File: flow/config.mk
export PLATFORM = sky130hd
export DESIGN_NAME = mips_cpu
export DESIGN_NICKNAME = mips_cpu
export VERILOG_FILES = /design/flow/design.v
export SDC_FILE = /design/flow/constraint.sdc
export NUM_CORES = 4
export LEC_CHECK = 0
export ABC_AREA = 1
export CAP_MARGIN = 10
export CELL_PAD_IN_SITES_DETAIL_PLACEMENT = 1
export CELL_PAD_IN_SITES_GLOBAL_PLACEMENT = 0
export CORE_ASPECT_RATIO = 0.79
export CORE_MARGIN = 8
export CORE_UTILIZATION = 15
export CTS_CLUSTER_SIZE = 26
export GPL_TIMING_DRIVEN = 1
export HOLD_SLACK_MARGIN = 0.2
export MAX_ROUTING_LAYER = met5
export PLACE_DENSITY_LB_ADDON = 0.12
export SETUP_SLACK_MARGIN = -0.28
export SLEW_MARGIN = 25
export TNS_END_PERCENT = 10
File: flow/constraint.sdc
create_clock -name core_clock -period 8.7 [get_ports {clk}]
set_input_delay 1.7400 -clock core_clock [delete_from_list [all_inputs] [get_ports {clk}]]
set_output_delay 1.7400 -clock core_clock [all_outputs]
set_load 0.01 [all_outputs]
File: flow/design.v
module Adder
  (
    input [31:0] PC_in,
    output [31:0] PC_out
  );
  assign PC_out = PC_in + 4;
endmodule
module Adder32
  (
    input [31:0] inp1,inp2,
    output [31:0] result
  );
	wire[31:0] shifted_inp2;
	assign shifted_inp2 = inp2 << 2;
  assign result = inp1 + shifted_inp2;
endmodule  
module Alu (
            input [31:0] first,
            input [31:0] second,
            input [3:0] control,
            output reg [31:0] out
            );
        always @ (*) begin
          case (control)
            4'b0000 : out <= first + second ;
            4'b0010 : out <= first - second ;
            4'b0100 : out <= first & second ;
            4'b0101 : out <= first | second ;
            4'b0110 : out <= ~(first | second) ;
            4'b0111 : out <= first ^ second ;
            4'b1000 : out <= first << second ;
            4'b1001 : out <= $signed($signed(first) >>> second) ;
            4'b1010 : out <= first >> second ;
				default : out <= 32'b0;
          endcase
        end
endmodule  
module Address_Mapping
  (
    input[31: 0] in,
    output[31:0] out
  );
  assign out = in - 32'b00000000000000000000010000000000;
endmodule
module Condition_Check
  (
    input[1:0] Branch_Type,
    input[31:0] Val1,
    input[31:0] Val2,
    output reg Br_taken
  );
  always @(*) begin
    case (Branch_Type)
      2'b01: Br_taken = (Val1 == Val2) ? 1'b1 : 1'b0;
      2'b10: Br_taken = (Val1 != Val2) ? 1'b1 : 1'b0;
      2'b11: Br_taken = 1'b1;
      default: Br_taken = 1'b0;
    endcase
  end
endmodule
module Control_Unit(
    input[5:0] Op_Code,
    output [3:0] Alu_Command, output mem_read,mem_write,
    output [1:0] branch_type,
    output wb_enable,is_immediate,
    output is_two_source
  );
  assign Alu_Command = (Op_Code == 6'b000000) ?  4'b0000 : 
                       (Op_Code == 6'b000001) ?  4'b0000 : 
                       (Op_Code == 6'b000011) ?  4'b0010 : 
                       (Op_Code == 6'b000101) ?  4'b0100 : 
                       (Op_Code == 6'b000110) ?  4'b0101 : 
                       (Op_Code == 6'b000111) ?  4'b0110 : 
                       (Op_Code == 6'b001000) ?  4'b0111 : 
                       (Op_Code == 6'b001001) ?  4'b1000 : 
                       (Op_Code == 6'b001010) ?  4'b1000 : 
                       (Op_Code == 6'b001011) ?  4'b1001 : 
                       (Op_Code == 6'b001100) ?  4'b1010 : 
                       (Op_Code == 6'b100000) ?  4'b0000 : 
                       (Op_Code == 6'b100001) ?  4'b0010 : 
                       (Op_Code == 6'b100100) ?  4'b0000 : 
                       (Op_Code == 6'b100101) ?  4'b0000 : 
                       (Op_Code == 6'b101000) ?  4'b0000 : 
                       (Op_Code == 6'b101001) ?  4'b0000 : 
                       (Op_Code == 6'b101010) ?  4'b0000 : 
                       4'b0000;
  assign wb_enable =   (Op_Code == 6'b000000) ?  1'b1 : 
                       (Op_Code == 6'b000001) ?  1'b1 : 
                       (Op_Code == 6'b000011) ?  1'b1 : 
                       (Op_Code == 6'b000101) ?  1'b1 : 
                       (Op_Code == 6'b000110) ?  1'b1 : 
                       (Op_Code == 6'b000111) ?  1'b1 : 
                       (Op_Code == 6'b001000) ?  1'b1 : 
                       (Op_Code == 6'b001001) ?  1'b1 : 
                       (Op_Code == 6'b001010) ?  1'b1 : 
                       (Op_Code == 6'b001011) ?  1'b1 : 
                       (Op_Code == 6'b001100) ?  1'b1 : 
                       (Op_Code == 6'b100000) ?  1'b1 : 
                       (Op_Code == 6'b100001) ?  1'b1 : 
                       (Op_Code == 6'b100100) ?  1'b1 : 
                       1'b0;
  assign is_immediate =  (Op_Code == 6'b100000) ?  1'b1 : 
                         (Op_Code == 6'b100001) ?  1'b1 : 
                         (Op_Code == 6'b100100) ?  1'b1 : 
                         (Op_Code == 6'b100101) ?  1'b1 : 
                         (Op_Code == 6'b101000) ?  1'b1 : 
                         (Op_Code == 6'b101001) ?  1'b1 : 
                         (Op_Code == 6'b101010) ?  1'b1 : 
                         1'b0;
  assign mem_read = (Op_Code == 6'b100100) ? 1'b1: 1'b0; 
  assign mem_write = (Op_Code == 6'b100101) ? 1'b1: 1'b0; 
  assign branch_type = (Op_Code == 6'b101000) ?  2'b01 : 
                       (Op_Code == 6'b101001) ?  2'b10 : 
                       (Op_Code == 6'b101010) ?  2'b11 : 
                       2'b00;
  assign is_two_source = (Op_Code == 6'b100101) ? 1'b1 :
                         (Op_Code == 6'b101001) ? 1'b1 :
                         (Op_Code == 6'b000001) ?  1'b1 : 
                         (Op_Code == 6'b000011) ?  1'b1 : 
                         (Op_Code == 6'b000101) ?  1'b1 : 
                         (Op_Code == 6'b000110) ?  1'b1 : 
                         (Op_Code == 6'b000111) ?  1'b1 : 
                         (Op_Code == 6'b001000) ?  1'b1 : 
                         (Op_Code == 6'b001001) ?  1'b1 : 
                         (Op_Code == 6'b001010) ?  1'b1 : 
                         (Op_Code == 6'b001011) ?  1'b1 : 
                         (Op_Code == 6'b001100) ?  1'b1 : 
                         1'b0;
  endmodule
module EX_Stage
  (
    input clk,
    input rst,
    input [3:0] EXE_CMD,
    input [31:0] val1,
    input [31:0] val2,
    input [31:0] val_src2,
    input [31:0] PC_in,
    input [1:0] Br_type,
    input WB_EN,
    input MEM_Write,
    input MEM_Read,
    input [4:0] dest,
    input [31:0] ALU_result_in_Mem,
    input [31:0] Write_Value,
    input[1:0] val1_sel,
    input[1:0] val2_sel,
    input[1:0] ST_val_sel,
    input is_two_source_in,
    output reg [31:0] PC,
    output [31:0] ALU_result,
    output [31:0] Br_Addr,
    output Br_taken,
    output [4:0] dest_out,
    output [31:0] val_src2_out,
    output WB_EN_out,
    output MEM_Write_out,
    output MEM_Read_out
  );
  wire[31:0] val1_alu;
  wire[31:0] val2_alu;
  assign WB_EN_out = WB_EN;
  assign MEM_Write_out = MEM_Write;
  assign MEM_Read_out = MEM_Read;
  assign dest_out = dest;
  Alu alu (.first(val1_alu), .second(val2_alu), .control(EXE_CMD), .out(ALU_result));
  Adder32 addr32(.inp1(PC_in), .inp2(val2), .result(Br_Addr));
  Condition_Check condition_check ( .Branch_Type(Br_type), .Val1(val1_alu), .Val2(val_src2_out), .Br_taken(Br_taken));
  Mux_3to1 mux1(.sel(val1_sel), .inp1(val1), .inp2(ALU_result_in_Mem), .inp3(Write_Value), .out(val1_alu));
  Mux_3to1 mux2(.sel(val2_sel), .inp1(val2), .inp2(ALU_result_in_Mem), .inp3(Write_Value), .out(val2_alu));
  Mux_3to1 mux3(.sel(ST_val_sel), .inp1(val_src2), .inp2(ALU_result_in_Mem), .inp3(Write_Value), .out(val_src2_out));
  always @(posedge clk, posedge rst)
    begin
      if(rst)
        begin
          PC <= 32'b0;
        end
      else
        begin
          PC <= PC_in;
        end
    end
endmodule
module EX_Stage_reg
  (
    input clk,
    input rst,
    input WB_en_in,
    input MEM_R_EN_in,
    input MEM_W_EN_in,
    input [31:0] PC_in,
    input [31:0] ALU_result_in,
    input [31:0] ST_val_in,
    input [4:0] Dest_in,
    output reg WB_en,
    output reg MEM_R_EN,
    output reg  MEM_W_EN,
    output reg [31:0] PC,
    output reg [31:0] ALU_result,
    output reg [31:0] ST_val,
    output reg [4:0] Dest
  );
  always @(posedge clk, posedge rst)
    begin
      if(rst)
        begin
        WB_en <= 1'b0;
        MEM_R_EN <= 1'b0;
        MEM_W_EN <= 1'b0;
        PC <= 32'b0;
        ALU_result <= 32'b0;
        ST_val <= 1'b0;
        Dest <= 5'b0;
      end
      else
        begin
          WB_en <= WB_en_in;
          MEM_R_EN <= MEM_R_EN_in;
          MEM_W_EN <= MEM_W_EN_in;
          PC <= PC_in;
          ALU_result <= ALU_result_in;
          ST_val <= ST_val_in;
          Dest <= Dest_in;
        end
    end
endmodule
module Forwarding_Unit (
                        input[4:0] src1_EXE,
                        input[4:0] src2_EXE,
                        input[4:0] ST_src_EXE,
                        input[4:0] dest_MEM,
                        input[4:0] dest_WB,
                        input WB_EN_MEM,
                        input WB_EN_WB,
                        input is_two_source,
                        output[1:0] val1_sel,
                        output[1:0] val2_sel,
                        output[1:0] ST_val_sel
                       );
    assign val1_sel = (WB_EN_MEM && src1_EXE == dest_MEM && dest_MEM != 5'b0) ? 2'b01 :
                      (WB_EN_WB && src1_EXE == dest_WB && dest_WB != 5'b0) ? 2'b10 :
                      2'b00;
    assign val2_sel = (is_two_source == 1'b1 && WB_EN_MEM && src2_EXE == dest_MEM && dest_MEM != 5'b0) ? 2'b01 :
                      (is_two_source == 1'b1 && WB_EN_WB && src2_EXE == dest_WB && dest_WB != 5'b0) ? 2'b10 :
                      2'b00;
    assign ST_val_sel = (is_two_source == 1'b1 && WB_EN_MEM && ST_src_EXE == dest_MEM && dest_MEM != 5'b0) ? 2'b01 :
                        (is_two_source == 1'b1 && WB_EN_WB && ST_src_EXE == dest_WB && dest_WB != 5'b0) ? 2'b10 :
                         2'b00;
endmodule
module HazardUnit_with_ForwardUnit (
                    input [4:0] Src1, Src2,
                    input [4:0] Exe_dst,
                    input is_two_source,
                    input Mem_R_EN,
                    output Hazard_detected_signal
                   );
    assign  Hazard_detected_signal =  (is_two_source == 1'b1 && Mem_R_EN == 1'b1 && (Src1 == Exe_dst || Src2 == Exe_dst)) ? 1'b1 :
                                      (is_two_source == 1'b0 && Mem_R_EN == 1'b1 && Src1 == Exe_dst) ? 1'b1 :
                                      1'b0;
endmodule  
module ID_Stage
  (
    input clk,
    input rst,
    input Freeze,
    input [31:0] PC_in,
    input [31:0]Instruction,
    input [31:0] write_val,
    input [4:0] Dest_in,
    input WB_enable_in,
    output WB_enable,
    output [1:0]Branch_type,
    output [3:0] Ex_cmd,
    output [31:0] Mux_1_res,
    output [4:0] Destination,
    output [31:0] Reg1,Reg2,
    output Mem_read,Mem_write,
    output [31:0] PC_out,
    output [4:0] src1,
    output [4:0] src2,
    output is_two_source
  );
  wire Is_imm;
  wire [5:0] Src1,Src2;
  wire [15:0] Immediate;
  wire [31:0] Reg2_tmp;
  wire [31:0] Extended;
  wire [8:0] Input_Controller_Signals;
  wire [8:0] Output_Controller_Signals;
  wire temp_WB_enable;
  wire temp_Mem_read;
  wire temp_Mem_write;
  wire [1:0] temp_Branch_type;
  wire [3:0] temp_Ex_cmd;
  assign PC_out = PC_in;
  assign Reg2_tmp = Reg2;
  assign Input_Controller_Signals = {temp_WB_enable, temp_Mem_read, temp_Mem_write, temp_Branch_type, temp_Ex_cmd};
  assign Ex_cmd = Output_Controller_Signals [3:0];
  assign Branch_type = Output_Controller_Signals [5:4];
  assign Mem_write = Output_Controller_Signals [6];
  assign Mem_read = Output_Controller_Signals [7];
  assign WB_enable = Output_Controller_Signals [8];
  assign src1 = Instruction[25:21];
  assign src2 = (Is_imm) ? 5'b0 : Instruction[20:16];
  Control_Unit control_unit(.Op_Code(Instruction[31:26]), .Alu_Command(temp_Ex_cmd),
                            .mem_read(temp_Mem_read), .mem_write(temp_Mem_write), .branch_type(temp_Branch_type), .wb_enable(temp_WB_enable), .is_immediate(Is_imm), .is_two_source(is_two_source));
  Sign_Extend sign_extend(.in(Instruction[15:0]), .out(Extended));
  Registers_File register_file(.clk(clk), .rst(rst), .src1(Instruction[25:21]),
                              .src2(Instruction[20:16]), .dest(Dest_in), . Write_Val(write_val),
                              .Write_EN(WB_enable_in), .reg1(Reg1), .reg2(Reg2));
  Mux32 mux1(.is_immediate(Is_imm), .inp1(Reg2_tmp), .inp2(Extended), .out(Mux_1_res));
  Mux5 mux2(.is_immediate(Is_imm), .inp1(Instruction[15:11]), .inp2(Instruction[20:16]), .out(Destination));
  Mux9 mux3(.sel(Freeze), .inp1(Input_Controller_Signals), .inp2(9'b0), .out(Output_Controller_Signals));
endmodule
module ID_Stage_reg
  (
    input clk,
    input rst,
    input[31:0] PC_in,
    input WB_enable,
    input [3:0] Ex_cmd,
    input [1:0] Branch_type,
    input MEM_Write,MEM_Read,
    input [31:0] Reg1,Reg2,
    input [31:0] Mux1_res,
    input [4:0] Destination,
    input flush,
    input [4:0] src1_in,
    input [4:0] src2_in,
    input is_two_source_in,
    output reg[31:0] PC_out,
    output reg write_back_enable,
    (* fsm_encoding = "none" *) output reg [3:0] ex_cmd,
    (* fsm_encoding = "none" *) output reg [1:0] branch_type,
    output reg mem_write,mem_Read,
    output reg [31:0] val1,reg2,
    output reg [31:0] val2,
    output reg [4:0] dst,
    output reg [4:0] src1,
    output reg [4:0] src2,
    output reg is_two_source
  );
  always @(posedge clk, posedge rst)
    begin
      if(rst)
        begin
          PC_out <= 32'b0;
          write_back_enable <= 1'b0;
          ex_cmd <= 4'b0;
          branch_type <= 2'b0;
          mem_write <= 1'b0;
          mem_Read <= 1'b0;
          val1 <= 32'b0;
          val2 <= 32'b0;
          reg2 <= 32'b0;
          dst  <= 5'b0;
          is_two_source <= 1'b0;
          src1 <= 5'b0;
          src2 <= 5'b0;
      end
		else if(flush)begin
			    PC_out <= 32'b0;
          write_back_enable <= 1'b0;
          ex_cmd <= 4'b0;
          branch_type <= 2'b0;
          mem_write <= 1'b0;
          mem_Read <= 1'b0;
          val1 <= 32'b0;
          val2 <= 32'b0;
          reg2 <= 32'b0;
          dst  <= 5'b0;
          is_two_source <= 1'b0;
          src1 <= 5'b0;
          src2 <= 5'b0;
			end
      else
        begin
          write_back_enable <= WB_enable;
          ex_cmd <= Ex_cmd;
          branch_type <= Branch_type;
          mem_write <= MEM_Write;
          mem_Read <= MEM_Read;
          val1 <= Reg1;
          val2 <= Mux1_res;
          reg2 <= Reg2;
          dst  <= Destination;
          PC_out <= PC_in;
          is_two_source <= is_two_source_in;
          src1 <= src1_in;
          src2 <= src2_in;
        end
    end
endmodule
module IF_Stage
  (
    input clk,
    input rst,
    input Freeze,
    input Br_taken,
    input[31:0] Branch_Address,
    output[31:0] PC,
    output[31:0] Instruction3,
    output[31:0] imem_addr,
    input[31:0] imem_data
  );
  wire[31:0] mux_out;
  wire [31:0] PC_out, Adder_out;
  Mux32 m(Br_taken, Adder_out, Branch_Address, mux_out);
  Adder Adder(PC_out, Adder_out);
  PC PC2(clk, rst, Freeze, mux_out, PC_out);
  assign imem_addr = PC_out;
  assign Instruction3 = imem_data;
  assign PC = Adder_out;
endmodule
module IF_Stage_reg
  (
    input clk,
    input rst,
    input Freeze,
    input[31:0] PC_in,
    input[31:0] Instruction_in,
    input flush,
    output reg[31:0] PC,
    output reg[31:0] Instruction
  );
  always @(posedge clk, posedge rst)
    begin
      if(rst)
			   begin
            PC <= 32'b0;
            Instruction <= 32'b0;
			   end
      else if (Freeze == 1'b0)
    		if(flush)
            begin
    			     PC <= 32'b0;
               Instruction <= 32'b0;
    			  end
      else
        begin
            PC <= PC_in;
            Instruction <= Instruction_in;
        end
    end
endmodule
module Mem_Stage
  (
    input clk,
    input rst,
    input[31:0] PC_in,
    input WB_en_in,
    input MEM_R_EN_in,
    input MEM_W_EN_in,
    input [31:0] ALU_result_in,
    input [31:0] ST_val_in,
    input [4:0] Dest_in,
    output WB_en,
    output reg [31:0] PC,
    output MEM_R_EN,
    output [31:0] ALU_result,
    output [31:0] MEM_read_value,
    output [4:0] Dest,
    output [31:0] dmem_addr,
    output [31:0] dmem_wdata,
    output dmem_we,
    output dmem_re,
    input [31:0] dmem_rdata
  );
    wire [31:0] adr;
    assign WB_en = WB_en_in;
    assign ALU_result = ALU_result_in;
    assign MEM_R_EN = MEM_R_EN_in;
    assign Dest = Dest_in;
    assign dmem_addr = adr;
    assign dmem_wdata = ST_val_in;
    assign dmem_we = MEM_W_EN_in;
    assign dmem_re = MEM_R_EN_in;
    assign MEM_read_value = MEM_R_EN_in ? dmem_rdata : 32'b0;
    Address_Mapping address_mapping (.in(ALU_result_in), .out(adr));
  always @(posedge clk, posedge rst)
    begin
      if(rst)
        begin
          PC <= 32'b0;
      end
      else
        begin
          PC <= PC_in;
        end
    end
endmodule
module Mem_Stage_reg
  (
    input clk,
    input rst,
    input[31:0] PC_in,
    input WB_en_in,
    input MEM_R_EN_in,
    input[31:0] ALU_result_in,
    input[31:0] Mem_read_value_in,
    input[4:0] Dest_in,
    output reg [31:0] PC,
    output reg WB_en,
    output reg MEM_R_EN,
    output reg[31:0] ALU_result,
    output reg[31:0] Mem_read_value,
    output reg[4:0] Dest
  );
  always @(posedge clk, posedge rst)
    begin
      if(rst)
        begin
          PC <= 32'b0;
          WB_en <= 1'b0;
          MEM_R_EN <= 1'b0;
          ALU_result <= 32'b0;
          Mem_read_value <= 32'b0;
          Dest <= 5'b0;
      end
      else
        begin
          PC <= PC_in;
          WB_en <= WB_en_in;
          MEM_R_EN <= MEM_R_EN_in;
          ALU_result <= ALU_result_in;
          Mem_read_value <= Mem_read_value_in;
          Dest <= Dest_in;
        end
    end
endmodule
module PC
  (
    input clk,
    input rst,
    input Freeze,
    input [31:0] PC_in,
    output reg [31:0] PC_out
  );
  always @(posedge clk, posedge rst)  begin
      if (rst)
        PC_out <= 32'b0;
      else if (Freeze == 1'b0)
        PC_out <= PC_in;
    end
endmodule
module Registers_File
  (
    input clk,
    input rst,
    input[4:0] src1,
    input[4:0] src2,
    input[4:0] dest,
    input[31:0] Write_Val,
    input Write_EN,
    output[31:0] reg1,
    output[31:0] reg2
   );
  reg[31:0] registers[31:0];
	integer i;
  always @(negedge clk, posedge rst) begin
	 if(rst)begin
		for(i = 0; i < 32; i = i + 1) begin
			registers[i] <= 32'b0;
		end
	 end
    else if (dest !=5'd0 && Write_EN) begin
      registers[dest] <= Write_Val;
    end
  end
    assign reg1 = registers[src1];
    assign reg2 = registers[src2];
endmodule
module WB_Stage
  (
    input clk,
    input rst,
    input WB_en_in,
    input MEM_R_EN,
    input[31:0] ALU_result,
    input[31:0] Mem_read_value,
    input[4:0] Dest_in,
    input[31:0] PC_in,
    output  WB_en,
    output[31:0]  Write_Value,
    output[4:0] Dest,
    output reg[31:0] PC
  );
  Mux32 mux4(MEM_R_EN, ALU_result, Mem_read_value, Write_Value);
  assign Dest = Dest_in;
  assign WB_en = WB_en_in;
  always @(posedge clk, posedge rst)
    begin
      if(rst)
        begin
          PC <= 32'b0;
        end
      else
        begin
          PC <= PC_in;
        end
    end
endmodule
module Mux32
  (
    input is_immediate,
    input [31:0] inp1,inp2,
    output [31:0] out
  );
  assign out = (is_immediate)?(inp2):(inp1);
endmodule
module Mux5
  (
    input is_immediate,
    input [4:0] inp1,inp2,
    output [4:0] out
  );
  assign out = (is_immediate)?(inp2):(inp1);
endmodule
module Mux9
  (
    input sel,
    input [9:0] inp1, inp2,
    output [9:0] out
  );
  assign out = (sel) ? (inp2) : (inp1);
endmodule
module Mux_3to1
  (
    input[1:0] sel,
    input[31:0] inp1, inp2, inp3,
    output[31:0] out
  );
  assign out = (sel == 2'b01) ? inp2 :
               (sel == 2'b10) ? inp3 :
               inp1;
endmodule
module Sign_Extend(
  input [15:0] in,
  output [31:0] out
);
  assign out = (in[15])?({16'b1111111111111111,in}):({16'b0000000000000000,in});
endmodule
module mips_cpu
  (
    input clk,
    input rst,
    output [31:0] imem_addr,
    input [31:0] imem_data,
    output [31:0] dmem_addr,
    output [31:0] dmem_wdata,
    output dmem_we,
    output dmem_re,
    input [31:0] dmem_rdata
  );
wire [31:0] PC;
wire [31:0] Instruction;
wire [31:0] PC1;
wire [31:0] Instruction1;
wire WB_enable;
wire [3:0] Ex_cmd;
wire [31:0] Mux_1_res;
wire [4:0] Destination;
wire [31:0] Reg1;
wire [31:0] Reg2;
wire Mem_read;
wire Mem_write;
wire [31:0] PC2;
wire [31:0] PC3;
wire write_back_enable_id_reg_out;
wire [3:0] ex_cmd_id_reg_out;
wire [1:0] branch_type_id_reg_out;
wire mem_write_id_reg_out;
wire mem_Read_id_reg_out;
wire [31:0] val1_id_reg_out;
wire [31:0] reg2_id_reg_out;
wire [31:0] val2_id_reg_out;
wire [4:0] dst_id_reg_out;
wire [31:0] PC4;
wire [31:0] ALU_result1;
wire [31:0] Br_Addr;
wire Br_taken;
wire [4:0] dest_out;
wire [31:0] val_src2_out;
wire WB_EN_out;
wire MEM_Write_out;
wire MEM_Read_out;
wire WB_EN_out2;
wire MEM_Write_out2;
wire MEM_Read_out2;
wire [31:0] PC5;
wire [31:0] ALU_result2;
wire [31:0] ST_val;
wire [4:0] Destination2;
wire WB_EN_out3;
wire [31:0] PC6;
wire MEM_Read_out3;
wire [31:0] ALU_result3;
wire [31:0] MEM_read_value;
wire [4:0] Destination3;
wire [31:0] PC7;
wire WB_EN_out4;
wire MEM_Read_out4;
wire [31:0] ALU_result4;
wire [31:0] MEM_read_value2;
wire [4:0] Destination4;
wire WB_EN_out5;
wire [31:0] write_val2;
wire [4:0] Destination5;
wire [31:0] PC8;
wire [1:0] Branch_type;
wire Hazard_detected_signal;
wire is_two_source;
wire[1:0] val1_sel;
wire[1:0] val2_sel;
wire[1:0] ST_val_sel;
wire is_two_source1;
wire is_two_source2;
wire [4:0] src1_1;
wire [4:0] src2_1;
wire [4:0] src1_2;
wire [4:0] src2_2;
IF_Stage u1(
    				.clk(clk),
    				.rst(rst),
            .Freeze(Hazard_detected_signal),
    				.Br_taken(Br_taken),
    				.Branch_Address(Br_Addr),
    				.PC(PC),
    				.Instruction3(Instruction),
            .imem_addr(imem_addr),
            .imem_data(imem_data)
  				);
IF_Stage_reg u2(
								.clk(clk),
								.rst(rst),
                .Freeze(Hazard_detected_signal),
								.PC_in(PC),
								.Instruction_in(Instruction),
                .flush(Br_taken),
								.PC(PC1),
								.Instruction(Instruction1)
								);
ID_Stage u3(
						.clk(clk),
						.rst(rst),
            .Freeze(Hazard_detected_signal),
						.PC_in(PC1),
						.Instruction(Instruction1),
						.write_val(write_val2),
						.Dest_in(Destination4),
						.WB_enable_in(WB_EN_out4),
						.WB_enable(WB_enable),
						.Branch_type(Branch_type),
						.Ex_cmd(Ex_cmd),
						.Mux_1_res(Mux_1_res),
						.Destination(Destination),
						.Reg1(Reg1),
						.Reg2(Reg2),
						.Mem_read(Mem_read),
						.Mem_write(Mem_write),
						.PC_out(PC2),
            .src1(src1_1),
            .src2(src2_1),
            .is_two_source(is_two_source)
						);
ID_Stage_reg u4(
                .clk(clk),
                .rst(rst),
                .PC_in(PC2),
                .WB_enable(WB_enable),
                .Ex_cmd(Ex_cmd),
                .Branch_type(Branch_type),
                .MEM_Write(Mem_write),
                .MEM_Read(Mem_read),
                .Reg1(Reg1),
	 							.Reg2(Reg2),
                .Mux1_res(Mux_1_res),
                .Destination(Destination),
                .flush(Br_taken),
                .src1_in(src1_1),
                .src2_in(src2_1),
                .is_two_source_in(is_two_source),
                .PC_out(PC3),
                .write_back_enable(write_back_enable_id_reg_out),
                .ex_cmd(ex_cmd_id_reg_out),
								.branch_type(branch_type_id_reg_out),
                .mem_write(mem_write_id_reg_out),
                .mem_Read(mem_Read_id_reg_out),
                .val1(val1_id_reg_out),
                .reg2(reg2_id_reg_out),
                .val2(val2_id_reg_out),
								.dst(dst_id_reg_out),
                .src1(src1_2),
                .src2(src2_2),
                .is_two_source(is_two_source2)
                );
EX_Stage u5(
		.clk(clk), .rst(rst),
    .EXE_CMD(ex_cmd_id_reg_out),
    .val1(val1_id_reg_out),
    .val2(val2_id_reg_out),
    .val_src2(reg2_id_reg_out),
    .PC_in(PC3),
    .Br_type(branch_type_id_reg_out),
    .WB_EN(write_back_enable_id_reg_out),
    .MEM_Write(mem_write_id_reg_out),
    .MEM_Read(mem_Read_id_reg_out),
    .dest(dst_id_reg_out),
    .ALU_result_in_Mem(ALU_result3),
    .Write_Value(write_val2),
    .val1_sel(val1_sel),
    .val2_sel(val2_sel),
    .ST_val_sel(ST_val_sel),
    .is_two_source_in(is_two_source2),
    .PC(PC4),
    .ALU_result(ALU_result1),
    .Br_Addr(Br_Addr),
    .Br_taken(Br_taken),
    .dest_out(dest_out),
    .val_src2_out(val_src2_out),
    .WB_EN_out(WB_EN_out),
    .MEM_Write_out(MEM_Write_out),
    .MEM_Read_out(MEM_Read_out)
);
EX_Stage_reg u6(
    .clk(clk),
    .rst(rst),
    .WB_en_in(WB_EN_out),
    .MEM_R_EN_in(MEM_Read_out),
    .MEM_W_EN_in(MEM_Write_out),
    .PC_in(PC4),
    .ALU_result_in(ALU_result1),
    .ST_val_in(val_src2_out),
    .Dest_in(dest_out),
    .WB_en(WB_EN_out2),
    .MEM_R_EN(MEM_Read_out2),
    .MEM_W_EN(MEM_Write_out2),
    .PC(PC5),
    .ALU_result(ALU_result2),
    .ST_val(ST_val),
    .Dest(Destination2)
  );
Mem_Stage u7
	  (
	    .clk(clk),
	    .rst(rst),
	    .PC_in(PC5),
	    .WB_en_in(WB_EN_out2),
	    .MEM_R_EN_in(MEM_Read_out2),
	    .MEM_W_EN_in(MEM_Write_out2),
	    .ALU_result_in(ALU_result2),
	    .ST_val_in(ST_val),
			.Dest_in(Destination2),
	    .WB_en(WB_EN_out3),
	    .PC(PC6),
	    .MEM_R_EN(MEM_Read_out3),
	    .ALU_result(ALU_result3),
	    .MEM_read_value(MEM_read_value),
			.Dest(Destination3),
      .dmem_addr(dmem_addr),
      .dmem_wdata(dmem_wdata),
      .dmem_we(dmem_we),
      .dmem_re(dmem_re),
      .dmem_rdata(dmem_rdata)
	  );
Mem_Stage_reg u8
		(
		  .clk(clk),
		  .rst(rst),
		  .PC_in(PC6),
		  .WB_en_in(WB_EN_out3),
		  .MEM_R_EN_in(MEM_Read_out3),
		  .ALU_result_in(ALU_result3),
		  .Mem_read_value_in(MEM_read_value),
		  .Dest_in(Destination3),
		  .PC(PC7),
		  .WB_en(WB_EN_out4),
		  .MEM_R_EN(MEM_Read_out4),
		  .ALU_result(ALU_result4),
		  .Mem_read_value(MEM_read_value2),
		  .Dest(Destination4)
		);
WB_Stage u9
		  (
		   .clk(clk),
		   .rst(rst),
		   .WB_en_in(WB_EN_out4),
		   .MEM_R_EN(MEM_Read_out4),
		   .ALU_result(ALU_result4),
		   .Mem_read_value(MEM_read_value2),
		   .Dest_in(Destination4),
		   .PC_in(PC7),
		   .WB_en(WB_EN_out5),
		   .Write_Value(write_val2),
		   .Dest(Destination5),
		   .PC(PC8)
		  );
HazardUnit_with_ForwardUnit hazard_with_forward(
                    .Src1(Instruction1[25:21]),
                    .Src2(Instruction1[20:16]),
                    .Exe_dst(dst_id_reg_out),
                    .is_two_source(is_two_source),
                    .Mem_R_EN(mem_Read_id_reg_out),
                    .Hazard_detected_signal(Hazard_detected_signal)
                   );
Forwarding_Unit forwarding_unit
      (
        .src1_EXE(src1_2),
        .src2_EXE(src2_2),
        .ST_src_EXE(dst_id_reg_out),
        .dest_MEM(Destination3),
        .dest_WB(Destination5),
        .WB_EN_MEM(WB_EN_out2),
        .WB_EN_WB(WB_EN_out5),
        .is_two_source(is_two_source2),
        .val1_sel(val1_sel),
        .val2_sel(val2_sel),
        .ST_val_sel(ST_val_sel)
      );
endmodule  
File: flow/run.sh
#!/bin/bash
# the make line also repeats each setting of config.mk as NAME=value (left out here)
make -C /OpenROAD-flow-scripts/flow DESIGN_CONFIG=/design/flow/config.mk WORK_HOME=/design/flow/orfs CLKGATE_MAP_FILE= finish
==> results of run 1 <==
[per-layer routing]
layer  vias to the layer above  track usage
met4                        14       0.0538
met2                      3468        0.264
met5                         -            0
met1                     41600        0.300
li1                      33500            -
met3                       590       0.0362
[cell type report]
type                       instances  area (um2)  area share
clock buffer                     264        5410      0.0571
inverter                         985        3700      0.0391
tap                             6815        8530      0.0901
timing repair buffer             571        5360      0.0566
multi-input combinational       6813       35500       0.375
clock inverter                    59         664     0.00702
sequential                      1416       35400       0.374
antenna                           26        65.1    0.000688
[through the flow]
step | util | power, mW
global placement | 0.173 | 22.9
finish | 0.186 | 31.4
CTS | 0.186 | 31.3
global route | 0.186 | 32.9
detailed placement | 0.174 | 23.1
floorplan | - | 16.5
==> flow_metrics.tcl, run 1 <==
# metrics dict for downstream scripts
set metrics [dict create \
    cp_common_cell "nand2_1" \
    grt_use_total 0.193 \
    met2WireLength_um 209000 \
    p_seq_frac 0.338 \
    syn_inst 9868 \
    tightest_slew_ps 1190 \
    start_kind "register" \
    n_fill_cell 60600 \
    fin_worst_skew_ps 109 \
    yosys-stat-area_mm2 0.0767 \
    instances_no_fill 16900 \
    syn_to_final_growth_pct 23.4 \
    wl_met3_um 41100 \
    hold-path-endpoint "u3.register_file.registers[0][27]" \
    rows 233 \
    cts_sinks 1416 \
    edf_count 0 \
    setup_slack_ps 1060 \
    dr.pass1.iters 6 \
    dp_cells 16600 \
    ios 164 \
    synthArstFlopShare 1.00 \
    common_cells "nand2_1, o21ai_0, dfrtn_1" \
    compound_area_frac 0.203 \
    ys_top_logic_family "simple AND/OR/NAND/NOR gates" \
    syn-num-nets 10100 \
    grt_pass1_vias 79300 \
    path_class "reg2reg" \
    rrSetupSlack_ps 1060 \
    cts_buffer_depth 4 \
    worstHoldPathType "reg2reg" \
    vias 79200 \
    drt-initial-drc-count 8750 \
    synthSimpleGateAreaFrac 0.213 \
    status "complete, no violations" \
    swShare 0.469 \
    route.detailed.drc 0 \
    power.share.clock 0.257 \
    syn-cell-area_mm2 0.0767 \
    whs_path_depth 0 \
    wire_per_inst_um 31.5 \
    ys_sh_mux 0.000783 \
    critPathTopFamily "simple AND/OR/NAND/NOR gates" \
    maxSlewViolCount 0 \
    cellLeakagePower_nw 40.3 \
    dpl_cell_area_mm2 0.0885 \
    fp_util 0.151 \
    seq-power_mw 10.6 \
    share_comb_of_total_power 0.405 \
    antenna_found_initial 88 \
    nNetsFinal 10200 \
    cts_hold_buffers 0 \
    cp_cell_sequence "nand2_1 > o21ai_0 > a221oi_1 > nand2_1 > nor4_1 > nand4_1 > mux2i_2 > a211oi_1" \
    highest_layer "met5" \
    post_cts_buffers 0 \
    top_cell_area_share 0.334 \
    crit_cells 8 \
    grt_first_pass_wirelength_um 719000 \
    synth_cell_types 66 \
    cpPeakStageDelay_ps 790 \
    grt_setup_unrepaired "no" \
    r2r-start "u3.register_file.registers[12][2]" \
    clk_latency_ps 920 \
    drt-total-wl_um 534000 \
    critPathLaunch "u3.register_file.registers[12][2]" \
    port_buffers 163 \
    yosys-top-cells-area "dfrtn_1, nand2_1, dfrtp_1, o21ai_0, inv_1" \
    crit_fanout 3 \
    overflow 0 \
    ys_seq_share 0.462 \
    via_per_inst 4.67 \
    place_hpwl_um 399000 \
    rr_worst_depth 8 \
    yosysMostFrequentCell "nand2_1" \
    coreArea_mm2 0.510 \
    clk_pin_slew_worst_paths_ps 60 \
    die_w_um 820 \
    chipArea_mm2 0.535 \
    xor_share 0.0156 \
    cts_resized 0 \
    fin_setup_tns_ps 0 \
    ys_ff 1416 \
    yosysWarnings 14 \
    required_ps 9460 \
    numCtsBuffers 180 \
    crit_buf_inv 0 \
    postSynthAreaPerCell_um2 7.77 \
    place.gp.congestion 0.938 \
    cpMaxStageDelayCell "mux2i_2" \
    die_y_um 652 \
    ys_cells 9868 \
    wl_met1_um 267000 \
    tritoncts "done" \
    comb_power_mw 12.7 \
    min_from "u3.register_file.registers[0][27]" \
    finalHoldViolCount 0 \
    switching_power_mw 14.7 \
    drtAntennaViolNets 0 \
    htreeDepth 4 \
    pre_cts_ws_ps 928 \
    cap_violations 0 \
    grt_max_degree 90 \
    endpoint "u4.val2[2]" \
    root_buffer "clkbuf_16" \
    ff_type "dfrtn_1" \
    fin_hold_ws_ps 349 \
    warning_count 63 \
    clk-power_mw 8.06 \
    design_area_mm2 0.0946 \
    largestPowerGroup "combinational cells" \
    internal_power_mw 16.7 \
    ir_drop_uv 140 \
    end_kind "register" \
    top_area_cell "dfrtn_1" \
    powerDensity_mw_per_mm2 332 \
    adder_share 0.0212 \
    relSlewSlack 0.199 \
    finalSetupViolCount 0 \
    crit_arrival_ps 8400 \
    timing.rr.end "u4.val2[2]" \
]
==> run 2, diff against run 1 <==
Settings changed: ABC_AREA 1 to default, CAP_MARGIN 10 to 20, CELL_PAD_IN_SITES_DETAIL_PLACEMENT 1 to default, CELL_PAD_IN_SITES_GLOBAL_PLACEMENT 0 to default, CORE_ASPECT_RATIO 0.79 to default, CORE_MARGIN 8 to 2, CORE_UTILIZATION 15 to 72, CTS_CLUSTER_SIZE 26 to 32, GPL_TIMING_DRIVEN 1 to default, HOLD_SLACK_MARGIN 0.2 to default, MAX_ROUTING_LAYER met5 to default, PLACE_DENSITY_LB_ADDON 0.12 to 0.0, SETUP_SLACK_MARGIN -0.28 to default, SLEW_MARGIN 25 to 20, TNS_END_PERCENT 10 to default.
Clock period 8.7 ns to 4.35 ns, I/O delays scaled along.
==> run 2 against run 1 <==
Net effect: the flow now stops in 5_1_grt; area after synthesis rose by 0.57%; die area is 79% lower; synthesized cell count decreased by 13%.
==> flow_metrics.tcl, run 2 <==
# flow metrics
set metrics [dict create \
    overflow 63 \
    rows 120 \
    yosys-top-cells-area "dfrtn_1, dfrtp_1, a21oi_1, nor2_1, o21ai_0" \
    chipArea_mm2 0.110 \
    yosys-stat-area_mm2 0.0771 \
    cts_buffer_depth 3 \
    edf_count 0 \
    die_y_um 331 \
    fp_util 0.724 \
    place.gp.congestion 1.33 \
    grt_use_total 0.813 \
    top_area_cell "dfrtn_1" \
    ys_ff 1416 \
    place_hpwl_um 235000 \
    ys_top_logic_family "AND-OR/OR-AND gates" \
    ff_type "dfrtn_1" \
    die_w_um 331 \
    syn-cell-area_mm2 0.0771 \
    lastStage "5_1_grt" \
    yosysWarnings 14 \
    status "aborted with a tool error" \
    yosysMostFrequentCell "dfrtn_1" \
    htreeDepth 4 \
    ys_sh_mux 0.0300 \
    adder_share 0.0211 \
    xor_share 0.0219 \
    numCtsBuffers 145 \
    dpl_cell_area_mm2 0.0873 \
    ys_cells 8588 \
    synth_cell_types 92 \
    port_buffers 163 \
    top_cell_area_share 0.332 \
    syn_inst 8588 \
    coreArea_mm2 0.107 \
    error "[ERROR GRT-0232] Routing congestion too high. Check the congestion heatmap in the GUI." \
    synthArstFlopShare 1.00 \
    compound_area_frac 0.271 \
    synthSimpleGateAreaFrac 0.149 \
    ios 164 \
    syn-num-nets 8783 \
    cts_sinks 1416 \
    ys_seq_share 0.459 \
    postSynthAreaPerCell_um2 8.98 \
    common_cells "dfrtn_1, nor2_1, a21oi_1" \
    pre_cts_ws_ps -1240 \
    root_buffer "clkbuf_16" \
]
-- run 2: per-stage QoR --
step                      hold WS [ps]   util  cells  TNS (ps)
after floorplan                    331      -   8588         -
after global placement             346  0.819  10300   -135440
after detailed placement           352  0.819  10300   -159660
after CTS                          353  0.880  10600    -89750
-- run 2: repair_timing --
item | in CTS
cloned | 8
pin swaps | 74
hold buffers | 0
setup endpoints to repair | 329
resized | 208
buffers inserted | 41
-- run 2: metal layers --
metal,overflow,global-route usage
met5,0,0.432
met4,36,0.732
met3,1,0.745
met2,25,0.917
met1,1,0.836
==> run 3, diff against run 2 <==
Settings changed: CORE_UTILIZATION 72 to 65, CTS_CLUSTER_SIZE 32 to 43, PLACE_DENSITY_LB_ADDON 0.0 to default, SETUP_SLACK_MARGIN from default to 0.89.
Clock period 4.35 ns to 3.44 ns, I/O delays scaled along.
==> run 3 against run 2 <==
Net effect: the run again fails in 5_1_grt; area after synthesis unchanged; die area increased by 11%; synthesized cell count unchanged.
==> flow_metrics.tcl, run 3 <==
# flow metrics
set metrics [dict create \
    yosysMostFrequentCell "dfrtn_1" \
    port_buffers 163 \
    place.gp.congestion 1.13 \
    synthArstFlopShare 1.00 \
    fp_util 0.654 \
    yosysWarnings 14 \
    ys_top_logic_family "AND-OR/OR-AND gates" \
    die_y_um 348 \
    cts_sinks 1416 \
    postSynthAreaPerCell_um2 8.98 \
    chipArea_mm2 0.121 \
    ff_type "dfrtn_1" \
    syn-num-nets 8783 \
    syn_inst 8588 \
    ys_ff 1416 \
    root_buffer "clkbuf_16" \
    xor_share 0.0219 \
    error "[ERROR GRT-0116] Global routing finished with congestion. Check the congestion regions in the DRC Viewer." \
    ys_seq_share 0.459 \
    overflow 397 \
    die_w_um 348 \
    status "aborted with a tool error" \
    yosys-top-cells-area "dfrtn_1, dfrtp_1, a21oi_1, nor2_1, o21ai_0" \
    common_cells "dfrtn_1, nor2_1, a21oi_1" \
    rows 126 \
    dp_cells 11200 \
    yosys-stat-area_mm2 0.0771 \
    syn-cell-area_mm2 0.0771 \
    compound_area_frac 0.271 \
    top_area_cell "dfrtn_1" \
    synth_cell_types 92 \
    synthSimpleGateAreaFrac 0.149 \
    numCtsBuffers 148 \
    cts_buffer_depth 3 \
    grt_use_total 0.867 \
    adder_share 0.0211 \
    ys_sh_mux 0.0300 \
    ys_cells 8588 \
    top_cell_area_share 0.332 \
    htreeDepth 4 \
    cts_hold_buffers 0 \
    edf_count 0 \
    ios 164 \
    coreArea_mm2 0.118 \
    lastStage "5_1_grt" \
    place_hpwl_um 267000 \
]
## run 3: stage by stage
step                setup WS [ps]  hold WS [ps]  TNS [ps]  instance area [um2]   util
floorplan                  -18060           331         -                77100      -
global placement            -2090           347   -730140                94000  0.797
detailed placement          -2130           346   -794980                94000  0.797
CTS                         -1550           353   -692890               104000  0.882
## run 3: repair_timing
action                      CTS
resized                     691
setup endpoints to repair  2215
gates cloned                 35
buffers inserted            131
pin swaps                   268
## run 3: metal layers
metal / track usage / overflow
met1: 0.887 / 54
met3: 0.809 / 43
met5: 0.582 / 4
met4: 0.797 / 160
met2: 0.952 / 136
==> run 4, diff against run 3 <==
Settings changed: CELL_PAD_IN_SITES_DETAIL_PLACEMENT from default to 1, CELL_PAD_IN_SITES_GLOBAL_PLACEMENT from default to 3, CORE_MARGIN 2 to 10, CORE_UTILIZATION 65 to 37, CTS_CLUSTER_DIAMETER from default to 241, CTS_CLUSTER_SIZE 43 to 31, GPL_TIMING_DRIVEN from default to 0, HOLD_SLACK_MARGIN from default to 0.05, MAX_ROUTING_LAYER from default to met4, MIN_ROUTING_LAYER from default to met2, PLACE_DENSITY from default to 0.55, SETUP_SLACK_MARGIN 0.89 to default.
Clock period 3.44 ns to 10.0 ns, I/O delays scaled along.
==> run 4 against run 3 <==
Net effect: the flow again stops in 5_1_grt; area after synthesis unchanged; synthesized cell count unchanged; die area increased by 87%.
==> flow_metrics.tcl, run 4 <==
# flow metrics
set metrics [dict create \
    yosysMostFrequentCell "dfrtn_1" \
    common_cells "dfrtn_1, nor2_1, a21oi_1" \
    numCtsBuffers 51 \
    ys_top_logic_family "AND-OR/OR-AND gates" \
    cts_resized 0 \
    chipArea_mm2 0.227 \
    ff_type "dfrtn_1" \
    fp_util 0.372 \
    ios 164 \
    synthSimpleGateAreaFrac 0.149 \
    pre_cts_ws_ps -379 \
    root_buffer "clkbuf_16" \
    compound_area_frac 0.271 \
    lastStage "5_1_grt" \
    syn_inst 8588 \
    synthArstFlopShare 1.00 \
    die_w_um 477 \
    cts_hold_buffers 0 \
    port_buffers 163 \
    yosys-stat-area_mm2 0.0771 \
    error "[ERROR GRT-0116] Global routing finished with congestion. Check the congestion regions in the DRC Viewer." \
    status "aborted with a tool error" \
    ys_sh_mux 0.0300 \
    top_area_cell "dfrtn_1" \
    dp_cells 11800 \
    die_y_um 477 \
    place.gp.congestion 1.57 \
    grt_use_total 0.993 \
    overflow 11700 \
    rows 167 \
    postSynthAreaPerCell_um2 8.98 \
    yosys-top-cells-area "dfrtn_1, dfrtp_1, a21oi_1, nor2_1, o21ai_0" \
    ys_cells 8588 \
    htreeDepth 2 \
    edf_count 0 \
    cts_buffer_depth 3 \
    adder_share 0.0211 \
    place_hpwl_um 453000 \
    cts_sinks 1416 \
    ys_ff 1416 \
    ys_seq_share 0.459 \
    syn-cell-area_mm2 0.0771 \
    syn-num-nets 8783 \
    coreArea_mm2 0.207 \
    synth_cell_types 92 \
    xor_share 0.0219 \
    post_cts_buffers 0 \
    yosysWarnings 14 \
    dpl_cell_area_mm2 0.0888 \
    top_cell_area_share 0.332 \
]
[run 4: routing by layer]
layer	GRT usage	overflow
met3	1.16	8708
met1	-	-
met4	0.801	926
met5	-	-
met2	0.956	2058
==> run 5, diff against run 4 <==
Settings changed: CELL_PAD_IN_SITES_GLOBAL_PLACEMENT 3 to 2, CORE_MARGIN 10 to 2, CORE_UTILIZATION 37 to 35, CTS_CLUSTER_DIAMETER 241 to default, CTS_CLUSTER_SIZE 31 to default, GPL_TIMING_DRIVEN 0 to default, HOLD_SLACK_MARGIN 0.05 to default, MAX_ROUTING_LAYER met4 to default, MIN_ROUTING_LAYER met2 to default.
Clock period 10.0 ns to 4.85 ns, I/O delays scaled along.
==> run 5 against run 4 <==
Net effect: the layout now fails its checks (setup timing); area after synthesis unchanged; synthesized cell count is the same; die area down 1.3%.
==> flow_metrics.tcl, run 5 <==
# metrics dict for downstream scripts
set metrics [dict create \
    top_cell_area_share 0.332 \
    layout_min_cycle_time_ps 5200 \
    wire_per_inst_um 40.0 \
    fin_worst_skew_ps 115 \
    ys_seq_share 0.459 \
    dpl_cell_area_mm2 0.0916 \
    dr.pass1.iters 6 \
    cts_buffer_depth 3 \
    grt_setup_unrepaired "yes" \
    grt_pass1_vias 81900 \
    grt_use_total 0.431 \
    ys_ff 1416 \
    fmax_mhz 192 \
    syn_to_final_growth_pct 30.3 \
    internal_power_mw 34.0 \
    crit_arrival_ps 5880 \
    xor_share 0.0219 \
    ys_sh_mux 0.0300 \
    finalHoldViolCount 0 \
    setup_slack_ps -352 \
    ys_cells 8588 \
    clk_latency_ps 860 \
    drtAntennaViolNets 0 \
    whs_path_depth 0 \
    failed_checks "setup timing" \
    ios 164 \
    pre_cts_ws_ps -1210 \
    cts_sinks 1416 \
    final_util 0.458 \
    swShare 0.429 \
    timing.rr.end "u6.ALU_result[23]" \
    switching_power_mw 25.6 \
    htreeDepth 4 \
    chipArea_mm2 0.224 \
    tightest_slew_ps 1290 \
    synthArstFlopShare 1.00 \
    coreArea_mm2 0.219 \
    rows 172 \
    r2r-start "u6.Dest[2]" \
    instances_no_fill 12400 \
    cp_common_cell "buf_4" \
    status "finished with violations" \
    cts_hold_buffers 0 \
    numCtsBuffers 171 \
    clk_pin_slew_worst_paths_ps 60 \
    route.detailed.drc 0 \
    comb_power_mw 25.8 \
    met2WireLength_um 204000 \
    share_comb_of_total_power 0.433 \
    syn_inst 8588 \
    tritoncts "done" \
    syn-num-nets 8783 \
    drt-initial-drc-count 11100 \
    ir_drop_uv 357 \
    critPathTopFamily "AND-OR/OR-AND gates" \
    critPathLaunch "u6.Dest[2]" \
    nNetsFinal 9568 \
    cp_cell_sequence "or4_4 > o211ai_1 > nor3_4 > clkbuf_16 > o31a_4 > ha_4 > buf_4 > a21oi_2 > xnor2_2 > ha_4 > nor3_2 > a31oi_4 > o211ai_1 > buf_4 > a31oi_4 > a221oi_2 > buf_4 > buf_6 > o21ai_4 > a21o_1 > a21oi_2 > xor2_1 > o221ai_1" \
    via_per_inst 6.69 \
    min_from "u3.register_file.registers[0][21]" \
    wl_met3_um 50500 \
    wl_met1_um 207000 \
    place.gp.congestion 0.995 \
    ys_top_logic_family "AND-OR/OR-AND gates" \
    required_ps 5530 \
    antenna_found_initial 30 \
    root_buffer "clkbuf_16" \
    yosys-top-cells-area "dfrtn_1, dfrtp_1, a21oi_1, nor2_1, o21ai_0" \
    yosys-stat-area_mm2 0.0771 \
    rrSetupSlack_ps -350 \
    warning_count 67 \
    ff_type "dfrtn_1" \
    endpoint "u6.ALU_result[23]" \
    largestPowerGroup "combinational cells" \
    cap_violations 0 \
    worstHoldPathType "reg2reg" \
    overflow 0 \
    cpPeakStageDelay_ps 560 \
    adder_share 0.0211 \
    p_seq_frac 0.336 \
    die_y_um 473 \
    synth_cell_types 92 \
    rr_worst_depth 23 \
    grt_first_pass_wirelength_um 678000 \
    crit_buf_inv 5 \
    seq-power_mw 20.1 \
    yosysMostFrequentCell "dfrtn_1" \
    fp_util 0.352 \
    powerDensity_mw_per_mm2 593 \
    design_area_mm2 0.100 \
    fin_setup_tns_ps -3130 \
    compound_area_frac 0.271 \
    start_kind "register" \
    path_class "reg2reg" \
    edf_count 0 \
    hold-path-endpoint "u3.register_file.registers[0][21]" \
    place_hpwl_um 335000 \
    cellLeakagePower_nw 43.3 \
    drt-total-wl_um 496000 \
    relSlewSlack 0.140 \
    vias 82900 \
    synthSimpleGateAreaFrac 0.149 \
    crit_fanout 7 \
    end_kind "register" \
    power.share.clock 0.231 \
    die_w_um 473 \
    cpMaxStageDelayCell "or4_4" \
    yosysWarnings 14 \
    highest_layer "met5" \
    finalSetupViolCount 18 \
    syn-cell-area_mm2 0.0771 \
    clk-power_mw 13.8 \
    maxSlewViolCount 0 \
    finalCritPeriodShare 1.07 \
    port_buffers 163 \
    postSynthAreaPerCell_um2 8.98 \
    top_area_cell "dfrtn_1" \
    grt_max_degree 84 \
    common_cells "dfrtn_1, nor2_1, a21oi_1" \
    crit_cells 23 \
    dp_cells 12000 \
]
run 5: cell type report:
type / instances / area [um2]
fill: 24400 / 119000
multi-input combinational: 6226 / 40800
sequential: 1416 / 35400
timing repair buffer: 1448 / 14200
clock buffer: 247 / 5060
tap: 2871 / 3590
clock inverter: 70 / 890
inverter: 110 / 425
antenna: 15 / 37.5
run 5: routing by layer:
| metal | vias up | global-route usage |
|---|---|---|
| met4 | 22 | 0.242 |
| met3 | 1517 | 0.114 |
| li1 | 33400 | - |
| met2 | 5346 | 0.613 |
| met5 | - | 0 |
| met1 | 42700 | 0.589 |
run 5: through the flow:
step | hold slack [ps] | power, mW
after global placement | 341 | 43.0
after detailed placement | 341 | 43.4
after floorplan | 331 | 29.7
final | 353 | 59.6
after global routing | 362 | 61.7
after CTS | 353 | 57.9
run 5: what timing repair did:
item | in CTS | in global routing
endpoints found under the setup margin | 618 | 331
cloned | 1 | 7
buffers inserted | 51 | 47
resized | 210 | 208
pin swaps | 83 | 109
==> run 6, diff against run 5 <==
Settings changed: ABC_AREA from default to 1, CAP_MARGIN 20 to 30, CELL_PAD_IN_SITES_DETAIL_PLACEMENT 1 to 0, CELL_PAD_IN_SITES_GLOBAL_PLACEMENT 2 to 0, CORE_MARGIN 2 to 10, CORE_UTILIZATION 35 to 37, CTS_CLUSTER_DIAMETER from default to 45, CTS_CLUSTER_SIZE from default to 31, GPL_TIMING_DRIVEN from default to 0, HOLD_SLACK_MARGIN from default to 0.05, MAX_ROUTING_LAYER from default to met5, MIN_ROUTING_LAYER from default to met2, TNS_END_PERCENT from default to 70.
Clock period 4.85 ns to 10.0 ns, I/O delays scaled along.
==> run 6 against run 5 <==
Net effect: the flow now stops in 5_1_grt; area after synthesis decreased by 0.57%; synthesized cell count increased by 15%; die area increased by 0.78%.
==> flow_metrics.tcl, run 6 <==
# flow metrics
set metrics [dict create \
    fp_util 0.371 \
    root_buffer "clkbuf_16" \
    ys_ff 1416 \
    port_buffers 163 \
    compound_area_frac 0.203 \
    rows 167 \
    ys_sh_mux 0.000783 \
    status "aborted with a tool error" \
    edf_count 0 \
    place_hpwl_um 437000 \
    xor_share 0.0156 \
    cts_resized 0 \
    ios 164 \
    post_cts_buffers 0 \
    syn_inst 9868 \
    yosysMostFrequentCell "nand2_1" \
    cts_sinks 1416 \
    postSynthAreaPerCell_um2 7.77 \
    ys_top_logic_family "simple AND/OR/NAND/NOR gates" \
    yosys-stat-area_mm2 0.0767 \
    place.gp.congestion 1.38 \
    ys_seq_share 0.462 \
    yosys-top-cells-area "dfrtn_1, nand2_1, dfrtp_1, o21ai_0, inv_1" \
    syn-num-nets 10100 \
    ys_cells 9868 \
    grt_use_total 0.883 \
    common_cells "nand2_1, o21ai_0, dfrtn_1" \
    coreArea_mm2 0.207 \
    htreeDepth 4 \
    adder_share 0.0212 \
    cts_buffer_depth 3 \
    top_area_cell "dfrtn_1" \
    die_y_um 475 \
    lastStage "5_1_grt" \
    dp_cells 13000 \
    yosysWarnings 14 \
    cts_hold_buffers 0 \
    ff_type "dfrtn_1" \
    overflow 5858 \
    chipArea_mm2 0.226 \
    die_w_um 475 \
    synthArstFlopShare 1.00 \
    error "[ERROR GRT-0116] Global routing finished with congestion. Check the congestion regions in the DRC Viewer." \
    synthSimpleGateAreaFrac 0.213 \
    pre_cts_ws_ps -110 \
    top_cell_area_share 0.334 \
    numCtsBuffers 220 \
    synth_cell_types 66 \
    syn-cell-area_mm2 0.0767 \
]
==> run 6: metal layers <==
metal,overflow,GRT usage
met1,-,-
met2,477,0.865
met5,485,0.873
met3,4607,1.04
met4,289,0.682
==> run 6: per-stage QoR <==
step / hold slack [ps] / area (um2)
floorplan: 331 / 76700
global placement: 337 / 81700
detailed placement: 339 / 85600
CTS: 351 / 93300
==> run 7, diff against run 6 <==
Settings changed: CAP_MARGIN 30 to 10, CELL_PAD_IN_SITES_DETAIL_PLACEMENT 0 to default, CELL_PAD_IN_SITES_GLOBAL_PLACEMENT 0 to default, CORE_MARGIN 10 to 4, CORE_UTILIZATION 37 to 49, CTS_CLUSTER_DIAMETER 45 to default, CTS_CLUSTER_SIZE 31 to 89, GPL_ROUTABILITY_DRIVEN from default to 0, GPL_TIMING_DRIVEN 0 to default, HOLD_SLACK_MARGIN 0.05 to default, MAX_ROUTING_LAYER met5 to met4, PLACE_DENSITY 0.55 to default, PLACE_DENSITY_LB_ADDON from default to 0.2, SETUP_SLACK_MARGIN from default to 1.18, SLEW_MARGIN 20 to 35, TNS_END_PERCENT 70 to 85.
==> run 7 against run 6 <==
Net effect: the flow again stops in 5_1_grt; area after synthesis is the same; synthesized cell count is the same; die area shrank 28%.
==> flow_metrics.tcl, run 7 <==
# flow metrics
set metrics [dict create \
    synth_cell_types 66 \
    dp_cells 11700 \
    port_buffers 163 \
    grt_use_total 0.821 \
    cts_buffer_depth 3 \
    top_area_cell "dfrtn_1" \
    dpl_cell_area_mm2 0.0811 \
    post_cts_buffers 0 \
    top_cell_area_share 0.334 \
    postSynthAreaPerCell_um2 7.77 \
    coreArea_mm2 0.155 \
    chipArea_mm2 0.163 \
    ys_seq_share 0.462 \
    place_hpwl_um 241000 \
    ys_sh_mux 0.000783 \
    synthArstFlopShare 1.00 \
    fp_util 0.496 \
    compound_area_frac 0.203 \
    status "aborted with a tool error" \
    die_w_um 404 \
    syn-num-nets 10100 \
    yosys-stat-area_mm2 0.0767 \
    yosysMostFrequentCell "nand2_1" \
    lastStage "5_1_grt" \
    ff_type "dfrtn_1" \
    error "[ERROR GRT-0116] Global routing finished with congestion. Check the congestion regions in the DRC Viewer." \
    die_y_um 404 \
    numCtsBuffers 155 \
    cts_sinks 1416 \
    xor_share 0.0156 \
    ios 164 \
    ys_top_logic_family "simple AND/OR/NAND/NOR gates" \
    syn-cell-area_mm2 0.0767 \
    ys_ff 1416 \
    yosysWarnings 14 \
    synthSimpleGateAreaFrac 0.213 \
    yosys-top-cells-area "dfrtn_1, nand2_1, dfrtp_1, o21ai_0, inv_1" \
    adder_share 0.0212 \
    rows 144 \
    ys_cells 9868 \
    syn_inst 9868 \
    edf_count 0 \
    root_buffer "clkbuf_16" \
    htreeDepth 4 \
    cts_hold_buffers 0 \
    cts_resized 0 \
    common_cells "nand2_1, o21ai_0, dfrtn_1" \
    overflow 2745 \
]
[run 7: routing by layer]
layer | track usage | GRT overflow
met1 | - | -
met2 | 0.834 | 401
met3 | 0.914 | 2071
met4 | 0.646 | 273
met5 | - | -
[run 7: stage by stage]
step           setup slack, ps  power (mW)  utilization
4_1_cts                   1790        24.1        0.559
3_5_place_dp              1470        18.1        0.524
3_3_place_gp              1230        17.8        0.522
2_1_floorplan           -16090        14.3            -
==> run 8, diff against run 7 <==
Settings changed: ABC_AREA 1 to 0, CELL_PAD_IN_SITES_DETAIL_PLACEMENT from default to 1, CELL_PAD_IN_SITES_GLOBAL_PLACEMENT from default to 0, CORE_MARGIN 4 to 2, CORE_UTILIZATION 49 to 36, CTS_CLUSTER_SIZE 89 to 81, GPL_ROUTABILITY_DRIVEN 0 to default, GPL_TIMING_DRIVEN from default to 1, MAX_ROUTING_LAYER met4 to met5, MIN_ROUTING_LAYER met2 to default, PLACE_DENSITY_LB_ADDON 0.2 to 0.06, SETUP_SLACK_MARGIN 1.18 to default, SLEW_MARGIN 35 to 15, TNS_END_PERCENT 85 to 10.
Clock period 10.0 ns to 5.51 ns, I/O delays scaled along.
==> run 8 against run 7 <==
Net effect: now fails the layout checks on setup timing; synthesized cell count fell by 13%; area after synthesis up 0.57%; die area rose by 34%.
==> flow_metrics.tcl, run 8 <==
# metrics dict for downstream scripts
set metrics [dict create \
    critPathTopFamily "AND-OR/OR-AND gates" \
    drt-initial-drc-count 10600 \
    cts_sinks 1416 \
    ios 164 \
    cpPeakStageDelay_ps 710 \
    timing.rr.end "u6.ALU_result[16]" \
    internal_power_mw 28.2 \
    endpoint "u6.ALU_result[16]" \
    clk_pin_slew_worst_paths_ps 60 \
    ir_drop_uv 371 \
    top_cell_area_share 0.332 \
    top_area_cell "dfrtn_1" \
    end_kind "register" \
    chipArea_mm2 0.218 \
    dr.pass1.iters 8 \
    syn-num-nets 8783 \
    cpMaxStageDelayCell "o21ai_0" \
    syn-cell-area_mm2 0.0771 \
    coreArea_mm2 0.213 \
    synthArstFlopShare 1.00 \
    root_buffer "clkbuf_16" \
    n_fill_cell 23800 \
    fmax_mhz 181 \
    swShare 0.432 \
    largestPowerGroup "combinational cells" \
    ys_top_logic_family "AND-OR/OR-AND gates" \
    grt_setup_unrepaired "yes" \
    crit_arrival_ps 6130 \
    highest_layer "met5" \
    failed_checks "setup timing" \
    relSlewSlack 0.130 \
    ff_type "dfrtn_1" \
    synth_cell_types 92 \
    die_y_um 467 \
    whs_path_depth 0 \
    start_kind "register" \
    place_hpwl_um 319000 \
    warning_count 70 \
    edf_count 0 \
    cp_common_cell "buf_4" \
    status "finished with violations" \
    r2r-start "u8.Dest[0]" \
    wl_met1_um 185000 \
    fin_setup_tns_ps -17.9 \
    die_w_um 467 \
    fp_util 0.363 \
    htreeDepth 4 \
    compound_area_frac 0.271 \
    wl_met3_um 47900 \
    drtAntennaViolNets 0 \
    syn_to_final_growth_pct 23.4 \
    setup_slack_ps -17.9 \
    cts_hold_buffers 0 \
    nNetsFinal 9182 \
    via_per_inst 6.78 \
    seqCellArea_mm2 0.0354 \
    finalHoldViolCount 0 \
    logic_area_mm2 0.0396 \
    wire_per_inst_um 39.4 \
    fin_worst_skew_ps 108 \
    cts_buffer_depth 3 \
    powerDensity_mw_per_mm2 522 \
    numCtsBuffers 167 \
    met2WireLength_um 207000 \
    yosys-top-cells-area "dfrtn_1, dfrtp_1, a21oi_1, nor2_1, o21ai_0" \
    rrSetupSlack_ps -20 \
    required_ps 6110 \
    clk-power_mw 11.7 \
    rr_worst_depth 16 \
    yosys-stat-area_mm2 0.0771 \
    yosysMostFrequentCell "dfrtn_1" \
    place.gp.congestion 0.990 \
    finalCritPeriodShare 1.00 \
    yosysWarnings 14 \
    drt-total-wl_um 472000 \
    crit_fanout 31 \
    postSynthAreaPerCell_um2 8.98 \
    finalSetupViolCount 1 \
    ys_cells 8588 \
    route.detailed.drc 0 \
    pre_cts_ws_ps -406 \
    crit_buf_inv 5 \
    vias 81100 \
    overflow 0 \
    power.share.clock 0.236 \
    cap_violations 0 \
    hold-path-endpoint "u6.WB_en" \
    grt_first_pass_wirelength_um 651000 \
    tightest_slew_ps 1300 \
    antenna_found_initial 47 \
    grt_pass1_vias 79700 \
    port_buffers 163 \
    worstHoldPathType "reg2reg" \
    clk_latency_ps 840 \
    switching_power_mw 21.5 \
    grt_use_total 0.423 \
    min_from "u4.write_back_enable" \
    ys_sh_mux 0.0300 \
    grt_max_degree 142 \
    ys_seq_share 0.459 \
    syn_inst 8588 \
    tritoncts "done" \
    cellLeakagePower_nw 40.7 \
    critPathLaunch "u8.Dest[0]" \
    cp_cell_sequence "or4_4 > buf_4 > buf_4 > o211a_2 > buf_4 > buf_4 > a21oi_1 > o31ai_1 > buf_4 > mux2i_1 > mux2i_1 > mux2i_1 > nor2_1 > a221o_1 > o21ai_0 > o211ai_1" \
    seq-power_mw 17.8 \
    maxSlewViolCount 0 \
    adder_share 0.0211 \
    layout_min_cycle_time_ps 5530 \
    common_cells "dfrtn_1, nor2_1, a21oi_1" \
    p_seq_frac 0.358 \
    synthSimpleGateAreaFrac 0.149 \
    path_class "reg2reg" \
    share_comb_of_total_power 0.406 \
    ys_ff 1416 \
    comb_power_mw 20.2 \
    xor_share 0.0219 \
    crit_cells 16 \
    rows 169 \
]
-- run 8: area by class of cell --
class / instances / area share
multi-input combinational: 6225 / 0.416
sequential: 1416 / 0.372
timing repair buffer: 1067 / 0.110
clock buffer: 244 / 0.0519
tap: 2821 / 0.0371
clock inverter: 66 / 0.00850
inverter: 110 / 0.00438
antenna: 23 / 0.000605
-- run 8: metrics by stage --
step / std cells / utilization / hold WS (ps) / power [mW] / area [um2]
6_report: 12000 / 0.448 / 351 / 49.7 / 95200
5_1_grt: 12000 / 0.448 / 362 / 51.4 / 95100
4_1_cts: 11900 / 0.446 / 353 / 48.9 / 94700
3_5_place_dp: 11600 / 0.418 / 349 / 37.0 / 88800
3_3_place_gp: 11600 / 0.418 / 348 / 36.6 / 88800
2_1_floorplan: 8588 / - / 331 / 26.1 / 77100
-- run 8: repair_timing --
action                     4_1_cts  5_1_grt
pin swaps                        5       37
setup buffers                    3       17
gates resized                   27       59
setup endpoints to repair      207      116
-- run 8: per-layer routing --
layer  up-vias  global-route usage
met5         -             0.00593
met4        18               0.246
met3      1704               0.113
met2      5518               0.644
met1     41300               0.539
li1      32600                   -
Power figures rest on the tool's default switching activity, not on a simulated workload.
